==> try-raven <==
==> flow/design.v (excerpt) <==
module Datapath(
    input clk,
    input rst,
    input [15:0] gpio_in,
    output [15:0] gpio_out,
    output [15:0] imem_addr,
    input  [15:0] imem_rdata,
    output        dmem_en,
    output        dmem_we,
    output [15:0] dmem_addr,
    output [15:0] dmem_wdata,
    input  [15:0] dmem_rdata
);
    wire [15:0] instruction;
    wire [3:0] opcode;
    wire [3:0] rs1, rs2, rd;
    wire [15:0] imm;
    wire [15:0] A, B;
    wire [15:0] alu_result;
    wire [15:0] mem_data;
    wire [15:0] pc_out;
    wire mem_read, mem_write, reg_write, pc_write, branch_eq, branch_ne, imm_load;
    wire [3:0] alu_op;
    PC pc_inst (
        .clk(clk),
        .rst(rst),
        .load(pc_write),
        .data(alu_result),    
        .count(pc_out)
    );
    assign imem_addr = pc_out;
    assign instruction = imem_rdata;
    assign opcode = instruction[15:12];
    assign rs1 = instruction[11:8];
  ...
clock: 24.8 ns
lec_check: 0
abc_area: 1
cap_margin: 20
core_margin: 2
core_utilization: 71
cts_cluster_diameter: 224
cts_cluster_size: 74
hold_slack_margin: 0.28
max_routing_layer: met4
place_density_lb_addon: 0.03
slew_margin: 20
run.sh (not shown) runs the stock make flow with config.mk's settings and CLKGATE_MAP_FILE=.
==> inputs of try-ember, as changes to try-raven <==
CORE_UTILIZATION = 58   (was 71)
CTS_CLUSTER_DIAMETER = 250   (was 224)
CTS_CLUSTER_SIZE = unset   (was 74)
HOLD_SLACK_MARGIN = unset   (was 0.28)
PLACE_DENSITY_LB_ADDON = unset   (was 0.03)
==> flow/constraint.sdc (replaced) <==
create_clock -name core_clock -period 24.2 [get_ports {clk}]
set_input_delay 4.8400 -clock core_clock [delete_from_list [all_inputs] [get_ports {clk}]]
set_output_delay 4.8400 -clock core_clock [all_outputs]
set_load 0.01 [all_outputs]
==> inputs of try-juniper, as changes to try-raven <==
CELL_PAD_IN_SITES_GLOBAL_PLACEMENT = 1   (was unset)
CORE_MARGIN = 3   (was 2)
CORE_UTILIZATION = 44   (was 71)
CTS_CLUSTER_DIAMETER = unset   (was 224)
CTS_CLUSTER_SIZE = unset   (was 74)
GPL_ROUTABILITY_DRIVEN = 1   (was unset)
HOLD_SLACK_MARGIN = unset   (was 0.28)
MAX_ROUTING_LAYER = unset   (was met4)
MIN_ROUTING_LAYER = met1   (was unset)
PLACE_DENSITY_LB_ADDON = unset   (was 0.03)
SETUP_SLACK_MARGIN = 5.0   (was unset)
SLEW_MARGIN = 30   (was 20)
==> flow/constraint.sdc (replaced) <==
create_clock -name core_clock -period 26.5 [get_ports {clk}]
set_input_delay 5.3000 -clock core_clock [delete_from_list [all_inputs] [get_ports {clk}]]
set_output_delay 5.3000 -clock core_clock [all_outputs]
set_load 0.01 [all_outputs]
==> notes <==
try-juniper finished with setup timing left. try-raven aborted during clock tree synthesis with DPL-0038. try-ember aborted during global routing on GRT-0116. The highest die size belongs to try-juniper, the lowest to try-raven. Synthesized area is the same in try-raven and try-ember. Synthesized cell count is the same in try-raven and try-juniper.

========
==> inputs of run Z <==
==> flow/design.v <==
`timescale 1ns / 1ps
module PC(
    input clk,                  
    input rst,                  
    input load,                 
    input [15:0] data,          
    output reg [15:0] count     
);
    always @(posedge clk or posedge rst) begin
        if (rst) begin
            count <= 16'b0;     
        end else if (load) begin
            count <= data;      
        end else begin
            count <= count + 1;  
        end
    end
endmodule
module ControlUnit (
    input [3:0] opcode,       
    output reg mem_read,      
    output reg mem_write,     
    output reg reg_write,     
    output reg [3:0] alu_op,  
    output reg pc_write,      
    output reg branch_eq,     
    output reg branch_ne,     
    output reg imm_load       
);
    always @(*) begin
        mem_read = 0;
        mem_write = 0;
        reg_write = 0;
        alu_op = 4'b0000;
        pc_write = 0;
        branch_eq = 0;
        branch_ne = 0;
        imm_load = 0;
        case (opcode)
            4'b0000: begin  
                alu_op = 4'b0000;  
                reg_write = 1;
            end
            4'b0001: begin  
                alu_op = 4'b0001;  
                reg_write = 1;
            end
            4'b0010: begin  
                alu_op = 4'b0010;  
                reg_write = 1;
            end
            4'b0011: begin  
                alu_op = 4'b0011;  
                reg_write = 1;
            end
            4'b0100: begin  
                alu_op = 4'b0100;  
                reg_write = 1;
            end
            4'b0101: begin  
                alu_op = 4'b0101;  
                reg_write = 1;
            end
            4'b0110: begin  
                alu_op = 4'b0110;  
                reg_write = 1;
            end
            4'b0111: begin  
                alu_op = 4'b0111;  
                reg_write = 1;
            end
            4'b1000: begin  
                alu_op = 4'b1000;  
                mem_read = 1;
                reg_write = 1;
            end
            4'b1001: begin  
                alu_op = 4'b1001;  
                mem_write = 1;
            end
            4'b1010: begin  
                alu_op = 4'b1010;  
                reg_write = 1;
            end
            4'b1011: begin  
                imm_load = 1;
                reg_write = 1;
            end
            4'b1100: begin  
                alu_op = 4'b1100;  
                pc_write = 1;
            end
            4'b1101: begin  
                alu_op = 4'b1101;  
                branch_eq = 1;
            end
            4'b1110: begin  
                alu_op = 4'b1110;  
                branch_ne = 1;
            end
            4'b1111: begin  
            end
            default: begin
                alu_op = 4'b0000;
            end
        endcase
        if (mem_write) begin
            pc_write = 0;  
        end
        if (mem_read) begin
            pc_write = 0;  
        end
    end
endmodule
`timescale 1ns / 1ps
module RegisterFile(
    input clk,                      
    input rst,                      
    input [3:0] read_addr1,         
    input [3:0] read_addr2,         
    input [3:0] write_addr,         
    input [15:0] write_data,        
    input write_enable,             
    output reg [15:0] read_data1,   
    output reg [15:0] read_data2    
);
    reg [15:0] registers [0:15];
    always @(*) begin
        read_data1 = registers[read_addr1];
        read_data2 = registers[read_addr2];
    end
    always @(posedge clk or posedge rst) begin
        if (rst) begin
         integer i;
            for (i = 0; i < 16; i = i + 1) begin
                registers[i] <= 16'b0;
            end
        end else if (write_enable) begin
            registers[write_addr] <= write_data;
        end
    end
endmodule
`timescale 1ns / 1ps
module alu(
    input clk,                
    input rst,                
    input load,               
    input en,                 
    input wr_en,              
    input [3:0] OPsel,        
    input [15:0] A,           
    input [15:0] B,           
    output reg [15:0] result,  
    output reg Z,             
    output reg N,             
    output reg C,             
    output reg V,             
    output [15:0] pc_out,     
    output [15:0] mem_data,   
    output        mem_en,      
    output        mem_wr_en,   
    output [15:0] mem_addr,    
    output [15:0] mem_wr_data, 
    input  [15:0] mem_rd_data  
);
    reg pc_load;  
    PC pc_inst(
        .clk(clk),
        .rst(rst),
        .load(pc_load),
        .data(B),        
        .count(pc_out)   
    );
    reg [15:0] wr_data;  
    assign mem_en      = en;
    assign mem_wr_en   = wr_en;
    assign mem_addr    = B;        
    assign mem_wr_data = wr_data;
    assign mem_data    = mem_rd_data;  
    always @(*) begin
        result = 16'b0;
        wr_data = A;
        pc_load = 0;
        Z = 0;
        N = 0;
        C = 0;
        V = 0;
        case (OPsel)
            4'b0000: begin  
                {C, result} = A + B;                 
                V = (~A[15] & ~B[15] & result[15]) | (A[15] & B[15] & ~result[15]);  
            end
            4'b0001: begin  
                {C, result} = A - B;                 
                V = (A[15] & ~B[15] & ~result[15]) | (~A[15] & B[15] & result[15]);  
            end
            4'b0010: result = A * B;                 
            4'b0011: result = (B != 0) ? A / B : 16'b0;  
            4'b0100: result = A & B;                 
            4'b0101: result = A | B;                 
            4'b0110: result = A ^ B;                 
            4'b0111: result = ~A;                    
            4'b1000: result = mem_data;              
            4'b1001: wr_data = A;                    
            4'b1100: begin                           
                pc_load = 1;                         
            end
            4'b1101: begin                           
                if (!Z)
                    pc_load = 1;                     
            end
            4'b1110: begin                           
                if (Z)
                    pc_load = 1;                     
            end
            4'b1111: ;                               
            default: result = 16'b0;                 
        endcase
        Z = (result == 16'b0) ? 1'b1 : 1'b0;   
        N = result[15];                        
    end
endmodule
`timescale 1ns / 1ps
module Datapath(
    input clk,
    input rst,
    input [15:0] gpio_in,
    output [15:0] gpio_out,
    output [15:0] imem_addr,
    input  [15:0] imem_rdata,
    output        dmem_en,
    output        dmem_we,
    output [15:0] dmem_addr,
    output [15:0] dmem_wdata,
    input  [15:0] dmem_rdata
);
    wire [15:0] instruction;
    wire [3:0] opcode;
    wire [3:0] rs1, rs2, rd;
    wire [15:0] imm;
    wire [15:0] A, B;
    wire [15:0] alu_result;
    wire [15:0] mem_data;
    wire [15:0] pc_out;
    wire mem_read, mem_write, reg_write, pc_write, branch_eq, branch_ne, imm_load;
    wire [3:0] alu_op;
    PC pc_inst (
        .clk(clk),
        .rst(rst),
        .load(pc_write),
        .data(alu_result),    
        .count(pc_out)
    );
    assign imem_addr = pc_out;
    assign instruction = imem_rdata;
    assign opcode = instruction[15:12];
    assign rs1 = instruction[11:8];
    assign rs2 = instruction[7:4];
    assign rd = instruction[3:0];
    assign imm = instruction[7:0];  
    ControlUnit cu (
        .opcode(opcode),
        .mem_read(mem_read),
        .mem_write(mem_write),
        .reg_write(reg_write),
        .alu_op(alu_op),
        .pc_write(pc_write),
        .branch_eq(branch_eq),
        .branch_ne(branch_ne),
        .imm_load(imm_load)
    );
    RegisterFile rf (
        .clk(clk),
        .rst(rst),
        .read_addr1(rs1),
        .read_addr2(rs2),
        .write_addr(rd),
        .write_data(alu_result),    
        .write_enable(reg_write),
        .read_data1(A),
        .read_data2(B)
    );
    alu alu_inst (
        .clk(clk),
        .rst(rst),
        .load(pc_write),
        .en(mem_read | mem_write),
        .wr_en(mem_write),
        .OPsel(alu_op),
        .A(A),
        .B(B),
        .result(alu_result),
        .Z(),
        .N(),
        .C(),
        .V(),
        .pc_out(),      
        .mem_data(mem_data),
        .mem_en(dmem_en),
        .mem_wr_en(dmem_we),
        .mem_addr(dmem_addr),
        .mem_wr_data(dmem_wdata),
        .mem_rd_data(dmem_rdata)
    );
    assign gpio_out = A;   
endmodule
==> flow/run.sh <==
#!/bin/bash
# the make line also repeats each setting of config.mk as NAME=value (left out here)
make -C /OpenROAD-flow-scripts/flow DESIGN_CONFIG=/design/flow/config.mk WORK_HOME=/design/flow/orfs CLKGATE_MAP_FILE= finish
==> flow/config.mk <==
export PLATFORM = sky130hd
export DESIGN_NAME = Datapath
export DESIGN_NICKNAME = Datapath
export VERILOG_FILES = /design/flow/design.v
export SDC_FILE = /design/flow/constraint.sdc
export NUM_CORES = 4
export LEC_CHECK = 0
export ABC_AREA = 1
export CAP_MARGIN = 15
export CORE_MARGIN = 2
export CORE_UTILIZATION = 40
export CTS_CLUSTER_DIAMETER = 65
export CTS_CLUSTER_SIZE = 74
export GPL_TIMING_DRIVEN = 1
export MIN_ROUTING_LAYER = met2
export PLACE_DENSITY_LB_ADDON = 0.24
export SLEW_MARGIN = 20
export TNS_END_PERCENT = 40
==> flow/constraint.sdc <==
create_clock -name core_clock -period 60.7 [get_ports {clk}]
set_input_delay 12.1400 -clock core_clock [delete_from_list [all_inputs] [get_ports {clk}]]
set_output_delay 12.1400 -clock core_clock [all_outputs]
set_load 0.01 [all_outputs]
==> inputs of run K, as changes to run Z <==
ABC_AREA = default   (was 1)
CAP_MARGIN = 20   (was 15)
CTS_CLUSTER_DIAMETER = default   (was 65)
CTS_CLUSTER_SIZE = default   (was 74)
GPL_TIMING_DRIVEN = default   (was 1)
MIN_ROUTING_LAYER = default   (was met2)
PLACE_DENSITY_LB_ADDON = default   (was 0.24)
TNS_END_PERCENT = default   (was 40)
==> flow/constraint.sdc (replaced) <==
create_clock -name core_clock -period 43.6 [get_ports {clk}]
set_input_delay 8.7200 -clock core_clock [delete_from_list [all_inputs] [get_ports {clk}]]
set_output_delay 8.7200 -clock core_clock [all_outputs]
set_load 0.01 [all_outputs]
==> inputs of run A, as changes to run Z <==
CAP_MARGIN = 20   (was 15)
CORE_UTILIZATION = 71   (was 40)
CTS_CLUSTER_DIAMETER = 224   (was 65)
GPL_TIMING_DRIVEN = default   (was 1)
HOLD_SLACK_MARGIN = 0.29   (was default)
MAX_ROUTING_LAYER = met4   (was default)
MIN_ROUTING_LAYER = default   (was met2)
PLACE_DENSITY_LB_ADDON = 0.09   (was 0.24)
TNS_END_PERCENT = default   (was 40)
==> flow/constraint.sdc (replaced) <==
create_clock -name core_clock -period 24.8 [get_ports {clk}]
set_input_delay 4.9600 -clock core_clock [delete_from_list [all_inputs] [get_ports {clk}]]
set_output_delay 4.9600 -clock core_clock [all_outputs]
set_load 0.01 [all_outputs]
==> inputs of run R, as changes to run Z <==
ABC_AREA = default   (was 1)
CAP_MARGIN = 20   (was 15)
CORE_UTILIZATION = 65   (was 40)
CTS_CLUSTER_DIAMETER = default   (was 65)
CTS_CLUSTER_SIZE = default   (was 74)
GPL_TIMING_DRIVEN = default   (was 1)
MAX_ROUTING_LAYER = met4   (was default)
MIN_ROUTING_LAYER = default   (was met2)
PLACE_DENSITY_LB_ADDON = default   (was 0.24)
TNS_END_PERCENT = default   (was 40)
==> flow/constraint.sdc (replaced) <==
create_clock -name core_clock -period 32.5 [get_ports {clk}]
set_input_delay 6.5000 -clock core_clock [delete_from_list [all_inputs] [get_ports {clk}]]
set_output_delay 6.5000 -clock core_clock [all_outputs]
set_load 0.01 [all_outputs]
==> comparison <==
Between run Z and run K, the lower clock-buffer cell count is in run Z (gap 8).
In sequential cell count, run K and run Z do not differ.
Worst setup slack: run K is lower than run Z (8100 ps).
Against run K, the register-to-register slack of run Z is higher by 12000 ps.
Run Z finished clean. Run A failed in clock tree synthesis (4_1_cts) with DPL-0038. Run K ran to the end with no violations. Run R aborted during global routing (5_1_grt).
Die size, highest first: run K, run Z, run R, run A.
==> figures <==
Sink Count: run R 272; run Z 272; run K 272; run A -
Core Density at Floorplan: run R 65.8%; run Z 40.2%; run K 40.4%; run A 71.4%
H-Tree Depth: run R 1; run Z 1; run K 1; run A -
N_diodes: run R -; run Z 5; run K 2; run A -
Yosys adder share: run R 16.2%; run Z 16.6%; run K 16.2%; run A 16.6%
Status: run R did not finish; run Z timing/DRC/antenna clean; run K timing/DRC/antenna clean; run A did not finish
Stage where the flow stopped: run R global routing (5_1_grt); run Z -; run K -; run A clock tree synthesis (4_1_cts)
Portion of the layout cell area used by clock cells: run R -; run Z 2.47%; run K 2.94%; run A -
CP max stage delay: run R -; run Z 760 ps; run K 1040 ps; run A -
Number of nets with antenna violations after routing: run R -; run Z 0; run K 0; run A -
Startpoint of the worst register-to-register path: run R -; run Z rf.registers[13][15]$_DFFE_PP0P_; run K rf.registers[13][5]$_DFFE_PP0P_; run A -
